==> tundra: inputs <==
Design AHB_Mul, start of the top module:
module AHB_Mul(  
    input HCLK,
    input HRESETn,
    input [31:0]M_AHB_0_haddr,
    input [2:0]M_AHB_0_hburst,
    input M_AHB_0_hmastlock,
    input [3:0]M_AHB_0_hprot,
    output reg [31:0]M_AHB_0_hrdata,
    output M_AHB_0_hready,
    output M_AHB_0_hresp,
    input [2:0]M_AHB_0_hsize,
    input [1:0]M_AHB_0_htrans,
    input [31:0]M_AHB_0_hwdata,
    input M_AHB_0_hwrite,
    output[3:0] led 
    );
    assign M_AHB_0_hready = 1'b1;
    assign M_AHB_0_hresp = 1'b0;
    reg [31:0] mem_A;    
    reg [31:0] mem_B;    
    reg [31:0] mem_C;    
    reg [31:0] mem_D;    
    reg [31:0] mem_E;    
    reg [31:0] mem_F;    
    reg [31:0] mem_G;    
    reg [31:0] mem_H;    
    reg[31:0] mem_I;   
    reg [1:0]   w_ctrl;  
    reg [1:0]   r_ctrl;  
    reg [3:0]   w_addr;  
    reg [3:0]   r_addr;  
    assign led[3:0] = mem_A[3:0];  
    always@(posedge HCLK)
    begin 
        if(!HRESETn)
        begin
            w_ctrl <= 2'b00;
            w_addr <= 4'h0;
        end
        else if(M_AHB_0_hwrite == 1'b1) 
        begin
        case(M_AHB_0_htrans)
            2'b00 :  
            begin
                w_ctrl <= 2'b00;
            end
            2'b01 :  
            begin
                w_ctrl <= 2'b01;
            end
            2'b10 :  
            begin
                w_ctrl <= 2'b10;
                w_addr <= M_AHB_0_haddr[5:2];
            end
            2'b11 :  
            begin
                w_ctrl <= 2'b11;
                w_addr <= M_AHB_0_haddr[5:2];
            end
        endcase
        end
        else
        begin
            w_ctrl <= 2'b00;  
        end
   end
    always@(posedge HCLK)  
    begin
    if(!HRESETn)
    begin
        mem_A <= 32'h0;
        mem_B <= 32'h0;
        mem_C <= 32'h0;
        mem_D <= 32'h0;
        mem_E <= 32'h0;
        mem_F <= 32'h0;
        mem_G <= 32'h0;
        mem_H <= 32'h0;
    end
  ...
==> flow/config.mk <==
export PLATFORM = sky130hd
export DESIGN_NAME = AHB_Mul
export DESIGN_NICKNAME = AHB_Mul
export VERILOG_FILES = /design/flow/design.v
export SDC_FILE = /design/flow/constraint.sdc
export NUM_CORES = 4
export LEC_CHECK = 0
export ABC_AREA = 1
export CAP_MARGIN = 20
export CORE_MARGIN = 2
export CORE_UTILIZATION = 72
export CTS_CLUSTER_DIAMETER = 173
export CTS_CLUSTER_SIZE = 15
export GPL_TIMING_DRIVEN = 1
export MAX_ROUTING_LAYER = met4
export PLACE_DENSITY_LB_ADDON = 0.02
export SETUP_SLACK_MARGIN = 0.67
export SLEW_MARGIN = 20
export TNS_END_PERCENT = 60
==> flow/constraint.sdc <==
create_clock -name core_clock -period 4.01 [get_ports {HCLK}]
set_input_delay 0.8020 -clock core_clock [delete_from_list [all_inputs] [get_ports {HCLK}]]
set_output_delay 0.8020 -clock core_clock [all_outputs]
set_load 0.01 [all_outputs]
run.sh (not shown) runs the stock make flow with config.mk's settings and CLKGATE_MAP_FILE=.
==> inputs of harbor, as changes to tundra <==
CORE_UTILIZATION = 71   (was 72)
CTS_CLUSTER_DIAMETER = not set   (was 173)
GPL_TIMING_DRIVEN = not set   (was 1)
MAX_ROUTING_LAYER = not set   (was met4)
PLACE_DENSITY_LB_ADDON = 0.27   (was 0.02)
SETUP_SLACK_MARGIN = not set   (was 0.67)
TNS_END_PERCENT = not set   (was 60)
==> flow/constraint.sdc (replaced) <==
create_clock -name core_clock -period 6.78 [get_ports {HCLK}]
set_input_delay 1.3560 -clock core_clock [delete_from_list [all_inputs] [get_ports {HCLK}]]
set_output_delay 1.3560 -clock core_clock [all_outputs]
set_load 0.01 [all_outputs]
==> results <==
Yosys warns: tundra 1; harbor 1
Floorplan die height: tundra 205.1 um; harbor 206.5 um
Core Area: tundra 0.03982 mm^2; harbor 0.04065 mm^2
Hold-fix buffers at CTS: tundra 0; harbor 0
Placed cells: tundra 4,577; harbor 4,516
Setup slack at placement: tundra -3.434 ns; harbor -1.123 ns
Placed Instance Area: tundra 0.03269 mm^2; harbor 0.03193 mm^2
Resize count post-CTS: tundra 382; harbor 234
Width of the die: tundra 205.1 um; harbor 206.5 um
Std cell rows: tundra 73; harbor 74
Result of the run: tundra aborted with a tool error; harbor finished with violations
Last stage reached: tundra 5_1_grt; harbor -
Reasons for failing layout checks: tundra -; harbor negative setup slack
Post-DP HPWL: tundra 70,190 um; harbor 61,910 um
Most frequent cell after synthesis: tundra inv_1; harbor inv_1
Initial Util: tundra 0.7309; harbor 0.7161
Seq cells post-synth: tundra 298; harbor 298
CTS buffer count: tundra 23; harbor 25
Number of buffers inserted to repair setup after CTS: tundra 83; harbor 46
Full die area: tundra 0.04205 mm^2; harbor 0.04263 mm^2
Post-synthesis share of cell area spent on and, or, nand and nor gates: tundra 0.1306; harbor 0.1306
Synthesized area: tundra 0.02911 mm^2; harbor 0.02911 mm^2
Final weighted congestion of routability-driven global placement: tundra 1.047; harbor 0.9900


==> inputs of violet <==
==> flow/design.v <==
`timescale 1ns / 1ps
module AHB_Mul(  
    input HCLK,
    input HRESETn,
    input [31:0]M_AHB_0_haddr,
    input [2:0]M_AHB_0_hburst,
    input M_AHB_0_hmastlock,
    input [3:0]M_AHB_0_hprot,
    output reg [31:0]M_AHB_0_hrdata,
    output M_AHB_0_hready,
    output M_AHB_0_hresp,
    input [2:0]M_AHB_0_hsize,
    input [1:0]M_AHB_0_htrans,
    input [31:0]M_AHB_0_hwdata,
    input M_AHB_0_hwrite,
    output[3:0] led 
    );
    assign M_AHB_0_hready = 1'b1;
    assign M_AHB_0_hresp = 1'b0;
    reg [31:0] mem_A;    
    reg [31:0] mem_B;    
    reg [31:0] mem_C;    
    reg [31:0] mem_D;    
    reg [31:0] mem_E;    
    reg [31:0] mem_F;    
    reg [31:0] mem_G;    
    reg [31:0] mem_H;    
    reg[31:0] mem_I;   
    reg [1:0]   w_ctrl;  
    reg [1:0]   r_ctrl;  
    reg [3:0]   w_addr;  
    reg [3:0]   r_addr;  
    assign led[3:0] = mem_A[3:0];  
    always@(posedge HCLK)
    begin 
        if(!HRESETn)
        begin
            w_ctrl <= 2'b00;
            w_addr <= 4'h0;
        end
        else if(M_AHB_0_hwrite == 1'b1) 
        begin
        case(M_AHB_0_htrans)
            2'b00 :  
            begin
                w_ctrl <= 2'b00;
            end
            2'b01 :  
            begin
                w_ctrl <= 2'b01;
            end
            2'b10 :  
            begin
                w_ctrl <= 2'b10;
                w_addr <= M_AHB_0_haddr[5:2];
            end
            2'b11 :  
            begin
                w_ctrl <= 2'b11;
                w_addr <= M_AHB_0_haddr[5:2];
            end
        endcase
        end
        else
        begin
            w_ctrl <= 2'b00;  
        end
   end
    always@(posedge HCLK)  
    begin
    if(!HRESETn)
    begin
        mem_A <= 32'h0;
        mem_B <= 32'h0;
        mem_C <= 32'h0;
        mem_D <= 32'h0;
        mem_E <= 32'h0;
        mem_F <= 32'h0;
        mem_G <= 32'h0;
        mem_H <= 32'h0;
    end
    else
    case(w_ctrl)
        2'b00:  
        begin        
        end
        2'b01:  
        begin
        end
        2'b10:  
        begin
        case(w_addr)
            4'h0 : mem_A <= M_AHB_0_hwdata;
            4'h1 : mem_B <= M_AHB_0_hwdata;
            4'h2 : mem_C <= M_AHB_0_hwdata;
            4'h3 : mem_D <= M_AHB_0_hwdata;
            4'h4 : mem_E <= M_AHB_0_hwdata;
            4'h5 : mem_F <= M_AHB_0_hwdata;
            4'h6 : mem_G <= M_AHB_0_hwdata;
            4'h7 : mem_H <= M_AHB_0_hwdata;
        endcase
        end
        2'b11:  
        begin
        case(w_addr)
            4'h0 : mem_A <= M_AHB_0_hwdata;
            4'h1 : mem_B <= M_AHB_0_hwdata;
            4'h2 : mem_C <= M_AHB_0_hwdata;
            4'h3 : mem_D <= M_AHB_0_hwdata;
            4'h4 : mem_E <= M_AHB_0_hwdata;
            4'h5 : mem_F <= M_AHB_0_hwdata;
            4'h6 : mem_G <= M_AHB_0_hwdata;
            4'h7 : mem_H <= M_AHB_0_hwdata;
        endcase
        end
    endcase
    end
    always@(posedge HCLK) begin
        if (!HRESETn) begin
            r_ctrl <= 2'b00;
            r_addr <= 4'h0;
        end
        else if (M_AHB_0_hwrite == 1'b0) begin  
            case(M_AHB_0_htrans)
                2'b00 : r_ctrl <= 2'b00; 
                2'b01 : r_ctrl <= 2'b01; 
                2'b10 : 
                    begin
                        r_ctrl <= 2'b10; 
                        r_addr <= M_AHB_0_haddr[5:2];
                    end
                2'b11 :
                    begin
                        r_ctrl <= 2'b11; 
                        r_addr <= M_AHB_0_haddr[5:2];
                    end
            endcase
        end
        else begin
            r_ctrl <= 2'b00;  
        end
    end
    always@(*) begin
        case(r_addr)
            4'h0 : M_AHB_0_hrdata = mem_A;
            4'h1 : M_AHB_0_hrdata = mem_B;
            4'h2 : M_AHB_0_hrdata = mem_C;
            4'h3 : M_AHB_0_hrdata = mem_D;
            4'h4 : M_AHB_0_hrdata = mem_E;
            4'h5 : M_AHB_0_hrdata = mem_F;
            4'h6 : M_AHB_0_hrdata = mem_G;
            4'h7 : M_AHB_0_hrdata = mem_H;
            4'h8 : M_AHB_0_hrdata = mem_I;
            default : M_AHB_0_hrdata = 32'h0;
        endcase
    end
    always@(posedge HCLK) begin
        if (!HRESETn) begin
            mem_I <= 32'h1;
        end
        else
        case(w_ctrl) 
        2'b00 : begin end  
        2'b01 : begin end  
        2'b10 , 2'b11 : begin  
            case(w_addr)
                4'h0 : mem_I <= mem_I * M_AHB_0_hwdata;
                4'h1 : mem_I <= mem_I * M_AHB_0_hwdata;
                4'h2 : mem_I <= mem_I * M_AHB_0_hwdata;
                4'h3 : mem_I <= mem_I * M_AHB_0_hwdata;
                4'h4 : mem_I <= mem_I * M_AHB_0_hwdata;
                4'h5 : mem_I <= mem_I * M_AHB_0_hwdata;
                4'h6 : mem_I <= mem_I * M_AHB_0_hwdata;
                4'h7 : mem_I <= mem_I * M_AHB_0_hwdata;
                4'h8 : mem_I <= M_AHB_0_hwdata;
            endcase
        end
        endcase
    end
endmodule
==> flow/run.sh <==
#!/bin/bash
# the make line also repeats each setting of config.mk as NAME=value (left out here)
make -C /OpenROAD-flow-scripts/flow DESIGN_CONFIG=/design/flow/config.mk WORK_HOME=/design/flow/orfs CLKGATE_MAP_FILE= finish
==> flow/config.mk <==
export PLATFORM = sky130hd
export DESIGN_NAME = AHB_Mul
export DESIGN_NICKNAME = AHB_Mul
export VERILOG_FILES = /design/flow/design.v
export SDC_FILE = /design/flow/constraint.sdc
export NUM_CORES = 4
export LEC_CHECK = 0
export ABC_AREA = 1
export CAP_MARGIN = 20
export CORE_MARGIN = 2
export CORE_UTILIZATION = 72
export CTS_CLUSTER_DIAMETER = 240
export CTS_CLUSTER_SIZE = 72
export MAX_ROUTING_LAYER = met4
export PLACE_DENSITY_LB_ADDON = 0.2
export SETUP_SLACK_MARGIN = 0.82
export SLEW_MARGIN = 20
==> flow/constraint.sdc <==
create_clock -name core_clock -period 6.83 [get_ports {HCLK}]
set_input_delay 1.3660 -clock core_clock [delete_from_list [all_inputs] [get_ports {HCLK}]]
set_output_delay 1.3660 -clock core_clock [all_outputs]
set_load 0.01 [all_outputs]
==> fjord: changes against violet <==
==> flow/config.mk (replaced) <==
export PLATFORM = sky130hd
export DESIGN_NAME = AHB_Mul
export DESIGN_NICKNAME = AHB_Mul
export VERILOG_FILES = /design/flow/design.v
export SDC_FILE = /design/flow/constraint.sdc
export NUM_CORES = 4
export LEC_CHECK = 0
export CAP_MARGIN = 20
export CORE_MARGIN = 2
export CORE_UTILIZATION = 72
export CTS_CLUSTER_DIAMETER = 395
export PLACE_DENSITY = 0.36
export SETUP_SLACK_MARGIN = -0.49
export SLEW_MARGIN = 20
==> flow/constraint.sdc (replaced) <==
create_clock -name core_clock -period 8.09 [get_ports {HCLK}]
set_input_delay 1.6180 -clock core_clock [delete_from_list [all_inputs] [get_ports {HCLK}]]
set_output_delay 1.6180 -clock core_clock [all_outputs]
set_load 0.01 [all_outputs]
==> juniper: changes against violet <==
==> flow/config.mk (replaced) <==
export PLATFORM = sky130hd
export DESIGN_NAME = AHB_Mul
export DESIGN_NICKNAME = AHB_Mul
export VERILOG_FILES = /design/flow/design.v
export SDC_FILE = /design/flow/constraint.sdc
export NUM_CORES = 4
export LEC_CHECK = 0
export CAP_MARGIN = 20
export CORE_MARGIN = 2
export CORE_UTILIZATION = 68
export PLACE_DENSITY = 0.37
export SLEW_MARGIN = 20
==> flow/constraint.sdc (replaced) <==
create_clock -name core_clock -period 6.29 [get_ports {HCLK}]
set_input_delay 1.2580 -clock core_clock [delete_from_list [all_inputs] [get_ports {HCLK}]]
set_output_delay 1.2580 -clock core_clock [all_outputs]
set_load 0.01 [all_outputs]
==> quartz: changes against violet <==
==> flow/config.mk (replaced) <==
export PLATFORM = sky130hd
export DESIGN_NAME = AHB_Mul
export DESIGN_NICKNAME = AHB_Mul
export VERILOG_FILES = /design/flow/design.v
export SDC_FILE = /design/flow/constraint.sdc
export NUM_CORES = 4
export LEC_CHECK = 0
export ABC_AREA = 0
export CAP_MARGIN = 30
export CELL_PAD_IN_SITES_GLOBAL_PLACEMENT = 2
export CORE_ASPECT_RATIO = 0.51
export CORE_MARGIN = 2
export CORE_UTILIZATION = 51
export CTS_CLUSTER_SIZE = 81
export PLACE_DENSITY_LB_ADDON = 0.06
export SETUP_SLACK_MARGIN = 0.03
export SLEW_MARGIN = 0
==> flow/constraint.sdc (replaced) <==
create_clock -name core_clock -period 11.8 [get_ports {HCLK}]
set_input_delay 2.3600 -clock core_clock [delete_from_list [all_inputs] [get_ports {HCLK}]]
set_output_delay 2.3600 -clock core_clock [all_outputs]
set_load 0.01 [all_outputs]
==> notes <==
First-iteration DRC count, highest first: juniper, fjord, quartz.
In clock-buffer cell count, fjord and juniper do not differ.
Wire length, lowest first: fjord, quartz, juniper.
violet did not get past global routing (5_1_grt) with GRT-0232. juniper finished but failed the layout checks on negative setup slack. quartz went through all stages and came out clean. fjord completed, yet does not pass: negative setup slack.
Critical path depth, lowest first: quartz, fjord, juniper.
Against juniper, the worst hold slack of quartz is better by 0.79 ps.
The lowest core utilization belongs to quartz, the highest to juniper.
Via count, lowest first: quartz, fjord, juniper.
Register-to-register slack, lowest first: juniper, fjord, quartz.
Sequential power: juniper > fjord > quartz.
In quartz the sequential share of layout area is higher than in juniper, by 2.2 points.
Of juniper and violet, juniper has the higher die size (gap 2.4%, measured against violet).
Power figures rest on the tool's default switching activity, not on a simulated workload.
